==> inputs of 09-14 <==
==> flow/design.v <==
module CONV(
	input			clk,               
	input			reset,             
	output reg		busy,	            
	input			ready,	            
	output reg[11:0]	iaddr,            
	input signed[19:0]	idata,            
	output reg 	     cwr,              
	output reg[11:0] 	caddr_wr,         
	output reg[19:0] 	cdata_wr,         
	output reg	 crd,               
	output reg[11:0]	caddr_rd,         
	input	[19:0]		cdata_rd,         
	output reg[2:0] 	csel              
);
parameter signed bias = 40'h0013100000;    
parameter signed K0_0 = 20'h0A89E;         
parameter signed K0_1 = 20'h092D5;         
parameter signed K0_2 = 20'h06D43;         
parameter signed K0_3 = 20'h01004;         
parameter signed K0_4 = 20'hF8F71;         
parameter signed K0_5 = 20'hF6E54;         
parameter signed K0_6 = 20'hFA6D7;         
parameter signed K0_7 = 20'hFC834;         
parameter signed K0_8 = 20'hFAC19;         
parameter IDLE       = 3'd0;    
parameter READ_CONV  = 3'd1;    
parameter WRITE_L0   = 3'd2;    
parameter DELAY1     = 3'd3;    
parameter READ_L0    = 3'd4;    
parameter WRITE_L1   = 3'd5;    
parameter DELAY2     = 3'd6;    
parameter FINISH     = 3'd7;    
reg [5:0] x, y, L1_x, L1_y;             
reg [3:0] counter_kdata, counter_kaddr;   
reg [2:0] counter_layer1;	            
reg [2:0] current_state, next_state;    
reg signed [19:0] Kernel;               
reg signed [39:0] conv_sum;             
reg signed [19:0] idata_tmp;            
wire signed [39:0] data_conv;
wire signed [19:0] conv_result;
assign data_conv = Kernel * idata_tmp;              
assign conv_result[19:0] = conv_sum[35:16] + conv_sum[15];   
always@(*) begin
	case(counter_kdata)
		4'd1: Kernel = K0_0;
		4'd2: Kernel = K0_1;
		4'd3: Kernel = K0_2;
		4'd4: Kernel = K0_3;
		4'd5: Kernel = K0_4;
		4'd6: Kernel = K0_5;
		4'd7: Kernel = K0_6;
		4'd8: Kernel = K0_7;
		4'd9: Kernel = K0_8;
		default: Kernel = 0;
	endcase
end
always@(posedge clk or posedge reset) begin
	if(reset) 
		current_state <= IDLE;
	else 
		current_state <= next_state;
end
always @(*) begin
	case (current_state)
		IDLE:       next_state = (ready) ? READ_CONV : IDLE;
		READ_CONV:  next_state = (counter_kdata == 4'd10) ? WRITE_L0 : READ_CONV;  
		WRITE_L0:   next_state = DELAY1;
		DELAY1:     next_state = (x == 6'd0 && y == 6'd0) ? READ_L0 : READ_CONV;
		READ_L0:    next_state = (counter_layer1 == 3'd4) ? WRITE_L1 : READ_L0;
		WRITE_L1:   next_state = DELAY2;
		DELAY2:     next_state = (L1_x == 6'd0 && L1_y == 6'd0) ? FINISH : READ_L0;
		FINISH:     next_state = FINISH;
		default:    next_state = IDLE;
	endcase
end
always@(posedge clk or posedge reset) begin
	if(reset) begin 
		iaddr <= 12'd0;
	end else if(current_state == READ_CONV) begin 
		case(counter_kaddr)
			4'd0: iaddr <= (y-1)*64 + x-1;
			4'd1: iaddr <= (y-1)*64 + x;
			4'd2: iaddr <= (y-1)*64 + x+1;
			4'd3: iaddr <= y*64 + x-1;
			4'd4: iaddr <= y*64 + x;		 
			4'd5: iaddr <= y*64 + x+1;		
			4'd6: iaddr <= (y+1)*64 + x-1;
			4'd7: iaddr <= (y+1)*64 + x;
			4'd8: iaddr <= (y+1)*64 + x+1;
			default: iaddr <= iaddr;
		endcase
	end
end
always@(posedge clk or posedge reset) begin
	if(reset) 
		counter_kaddr <= 4'd0;
	else if(current_state == READ_CONV) 
		counter_kaddr <= counter_kaddr + 4'd1;
	else 
		counter_kaddr <= counter_kaddr;
end
always@(posedge clk or posedge reset) begin
	if(reset) 
		idata_tmp <= 0;
	else if(current_state == READ_CONV) begin
		case(counter_kdata)
			4'd0: idata_tmp <= (x == 0 || y == 0) ? 20'd0 : idata;
			4'd1: idata_tmp <= (y == 0) ? 20'd0 : idata;
			4'd2: idata_tmp <= (x == 63 || y == 0) ? 20'd0 : idata;
			4'd3: idata_tmp <= (x == 0) ? 20'd0 : idata;
			4'd4: idata_tmp <= idata;
			4'd5: idata_tmp <= (x == 63) ? 20'd0 : idata;
			4'd6: idata_tmp <= (x == 0 || y == 63) ? 20'd0 : idata;
			4'd7: idata_tmp <= (y == 63) ? 20'd0 : idata;
			4'd8: idata_tmp <= (x == 63 || y == 63) ? 20'd0 : idata;
			default: idata_tmp <= idata_tmp;
		endcase
	end 
end
always@(posedge clk or posedge reset) begin
	if(reset) 
		conv_sum <= 40'd0;
	else if(current_state == READ_CONV) begin
		if(counter_kdata == 0) 
			conv_sum <= 40'd0;
		else if(counter_kdata == 10)     
			conv_sum <= conv_sum + bias;
		else  
			conv_sum <= conv_sum + data_conv;  
	end
end
always@(posedge clk or posedge reset) begin
	if(reset) 
		busy <= 0;
	else if(ready) 
		busy <= 1; 
	else if(current_state == FINISH) 
		busy <= 0;
end
always@(posedge clk or posedge reset) begin
	if(reset) 
		cwr <= 1'd0;
	else if(current_state == WRITE_L0 || current_state == WRITE_L1)
		cwr <= 1'd1;
	else 
		cwr <= 1'd0;
end
always@(posedge clk or posedge reset) begin
	if(reset) 
		crd <= 1'd0;
	else if(current_state == READ_L0) 
		crd <= 1'd1;
	else 
		crd <= 1'd0;
end
always@(posedge clk or posedge reset) begin
	if(reset) 
		csel <= 3'b000;
	else if(current_state == WRITE_L0) 
		csel <= 3'b001;
	else if(current_state == WRITE_L1) 
		csel <= 3'b011;
	else if(current_state == READ_L0) 
		csel <= 3'b001;
	else 
		csel <= csel;
end
always@(posedge clk or posedge reset) begin
	if(reset) 
		caddr_rd <= 12'd0;
	else if(current_state == READ_L0) begin
		case(counter_layer1)
			3'd0: caddr_rd <= L1_y*64 + L1_x;
			3'd1: caddr_rd <= L1_y*64 + L1_x+1;
			3'd2: caddr_rd <= (L1_y+1)*64 + L1_x;
			3'd3: caddr_rd <= (L1_y+1)*64 + L1_x+1;
		endcase 
	end
end
always@(posedge clk or posedge reset) begin
	if(reset) 
		caddr_wr <= 0;
	else if(current_state == WRITE_L0)  
		caddr_wr <= y * 64 + x; 
	else if(current_state == WRITE_L1)  
		caddr_wr <= (L1_y/2) * 32 + (L1_x/2);  
end
reg signed [19:0] current_max;
always@(posedge clk or posedge reset) begin
	if(reset) begin
		cdata_wr <= 20'd0;
		current_max <= 20'd0; 
	end else begin
		case(current_state)
			WRITE_L0:  
				cdata_wr <= (conv_sum[39]) ? 20'd0 : conv_result;
			READ_L0: begin				
				if(counter_layer1 == 3'd1) begin	 
					current_max <= cdata_rd; 		 
				end else begin
					current_max <= (cdata_rd > current_max) ? cdata_rd : current_max;
				end
			end
			WRITE_L1: begin
				cdata_wr <= current_max;
				current_max <= 20'h00000;  
			end
			default: begin
			end
		endcase
	end
end
always@(posedge clk or posedge reset) begin
	if(reset) begin
		x <= 6'd0; 
		y <= 6'd0;
	end else if(current_state == WRITE_L0) begin
		if(x == 6'd63) begin  
			x <= 6'd0;
			y <= y + 6'd1;
		end else begin
			x <= x + 6'd1;
		end
	end
end
always@(posedge clk or posedge reset) begin
	if(reset) begin
		L1_x <= 6'd0; 
		L1_y <= 6'd0;
	end else if(current_state == WRITE_L1) begin
		if(L1_x == 6'd62) begin
			L1_x <= 0;
			L1_y <= L1_y + 2;
		end else begin
			L1_x <= L1_x + 2;
		end
	end
end
always@(posedge clk or posedge reset) begin
	if(reset) 
		counter_kdata <= 4'd0;
	else 
		counter_kdata <= counter_kaddr;
end
always@(posedge clk or posedge reset) begin
	if(reset) 
		counter_layer1 <= 0;
	else if(current_state == READ_L0) 
		counter_layer1 <= counter_layer1 + 3'd1;
	else 
		counter_layer1 <= 0;
end
endmodule
==> flow/run.sh <==
#!/bin/bash
# the make line also repeats each setting of config.mk as NAME=value (left out here)
make -C /OpenROAD-flow-scripts/flow DESIGN_CONFIG=/design/flow/config.mk WORK_HOME=/design/flow/orfs CLKGATE_MAP_FILE= finish
==> flow/config.mk <==
export PLATFORM = sky130hd
export DESIGN_NAME = CONV
export DESIGN_NICKNAME = CONV
export VERILOG_FILES = /design/flow/design.v
export SDC_FILE = /design/flow/constraint.sdc
export NUM_CORES = 4
export LEC_CHECK = 0
export ABC_AREA = 1
export CAP_MARGIN = 5
export CORE_ASPECT_RATIO = 0.51
export CORE_MARGIN = 2
export CORE_UTILIZATION = 52
export CTS_CLUSTER_DIAMETER = 354
export GPL_ROUTABILITY_DRIVEN = 0
export GPL_TIMING_DRIVEN = 0
export HOLD_SLACK_MARGIN = -0.01
export MAX_ROUTING_LAYER = met5
export PLACE_DENSITY_LB_ADDON = 0.19
export SLEW_MARGIN = 20
==> flow/constraint.sdc <==
create_clock -name core_clock -period 8.89 [get_ports {clk}]
set_input_delay 1.7780 -clock core_clock [delete_from_list [all_inputs] [get_ports {clk}]]
set_output_delay 1.7780 -clock core_clock [all_outputs]
set_load 0.01 [all_outputs]
==> 03-20: changes against 09-14 <==
Settings changed: ABC_AREA 1 to unset, CAP_MARGIN 5 to 20, CORE_ASPECT_RATIO 0.51 to unset, CORE_UTILIZATION 52 to 40, CTS_CLUSTER_DIAMETER 354 to unset, GPL_ROUTABILITY_DRIVEN 0 to unset, GPL_TIMING_DRIVEN 0 to unset, HOLD_SLACK_MARGIN -0.01 to unset, MAX_ROUTING_LAYER met5 to unset, PLACE_DENSITY_LB_ADDON 0.19 to unset.
==> flow/constraint.sdc (replaced) <==
create_clock -name core_clock -period 7.83 [get_ports {clk}]
set_input_delay 1.5660 -clock core_clock [delete_from_list [all_inputs] [get_ports {clk}]]
set_output_delay 1.5660 -clock core_clock [all_outputs]
set_load 0.01 [all_outputs]
==> 01-12: changes against 09-14 <==
Settings changed: ABC_AREA 1 to unset, CAP_MARGIN 5 to 20, CORE_ASPECT_RATIO 0.51 to unset, CORE_UTILIZATION 52 to 46, CTS_CLUSTER_DIAMETER 354 to 308, CTS_CLUSTER_SIZE set to 98, GPL_ROUTABILITY_DRIVEN 0 to unset, GPL_TIMING_DRIVEN 0 to unset, HOLD_SLACK_MARGIN -0.01 to unset, MAX_ROUTING_LAYER met5 to unset, PLACE_DENSITY_LB_ADDON 0.19 to unset.
==> flow/constraint.sdc (replaced) <==
create_clock -name core_clock -period 8.0 [get_ports {clk}]
set_input_delay 1.6000 -clock core_clock [delete_from_list [all_inputs] [get_ports {clk}]]
set_output_delay 1.6000 -clock core_clock [all_outputs]
set_load 0.01 [all_outputs]
==> 05-03: changes against 09-14 <==
Settings changed: ABC_AREA 1 to unset, CAP_MARGIN 5 to 20, CORE_ASPECT_RATIO 0.51 to unset, CORE_UTILIZATION 52 to 72, CTS_CLUSTER_DIAMETER 354 to unset, GPL_ROUTABILITY_DRIVEN 0 to unset, GPL_TIMING_DRIVEN 0 to unset, HOLD_SLACK_MARGIN -0.01 to unset, MAX_ROUTING_LAYER met5 to unset, PLACE_DENSITY_LB_ADDON 0.19 to unset, SETUP_SLACK_MARGIN set to 1.62.
==> flow/constraint.sdc (replaced) <==
create_clock -name core_clock -period 5.58 [get_ports {clk}]
set_input_delay 1.1160 -clock core_clock [delete_from_list [all_inputs] [get_ports {clk}]]
set_output_delay 1.1160 -clock core_clock [all_outputs]
set_load 0.01 [all_outputs]
==> summary of the runs <==
05-03 did not get past global routing. 01-12 finished clean. 09-14 passed the timing, design-rule and antenna checks. 03-20 produced a clean layout. Of 03-20 and 01-12, 03-20 has the higher register-to-register slack (gap 0.06 ns). Of 09-14 and 03-20, 09-14 has the higher count of clock-buffer cells in the layout (gap 1). In 09-14 the synthesized cell count is higher than in 05-03, by 22%.
==> figures <==
	05-03	09-14	01-12	03-20
Run status	stopped before the end	timing/DRC/antenna clean	timing/DRC/antenna clean	timing/DRC/antenna clean
Failing step	global routing	-	-	-
Worst hold path type	-	reg2reg	reg2reg	reg2reg
Hold Path Stages	-	0	2	1
Shortest period the worst path allows	-	8.69 ns	7.90 ns	7.67 ns
Logic cell area	-	18,700 um^2	18,700 um^2	18,800 um^2
Setup WS post-layout	-	0.201 ns	0.102 ns	0.161 ns
Site row count	69	59	86	93
Fraction of standard cell area in multi-input logic	-	62.9%	63.0%	62.7%
Std-Cell Core Area	35,500 um^2	51,200 um^2	55,400 um^2	64,200 um^2
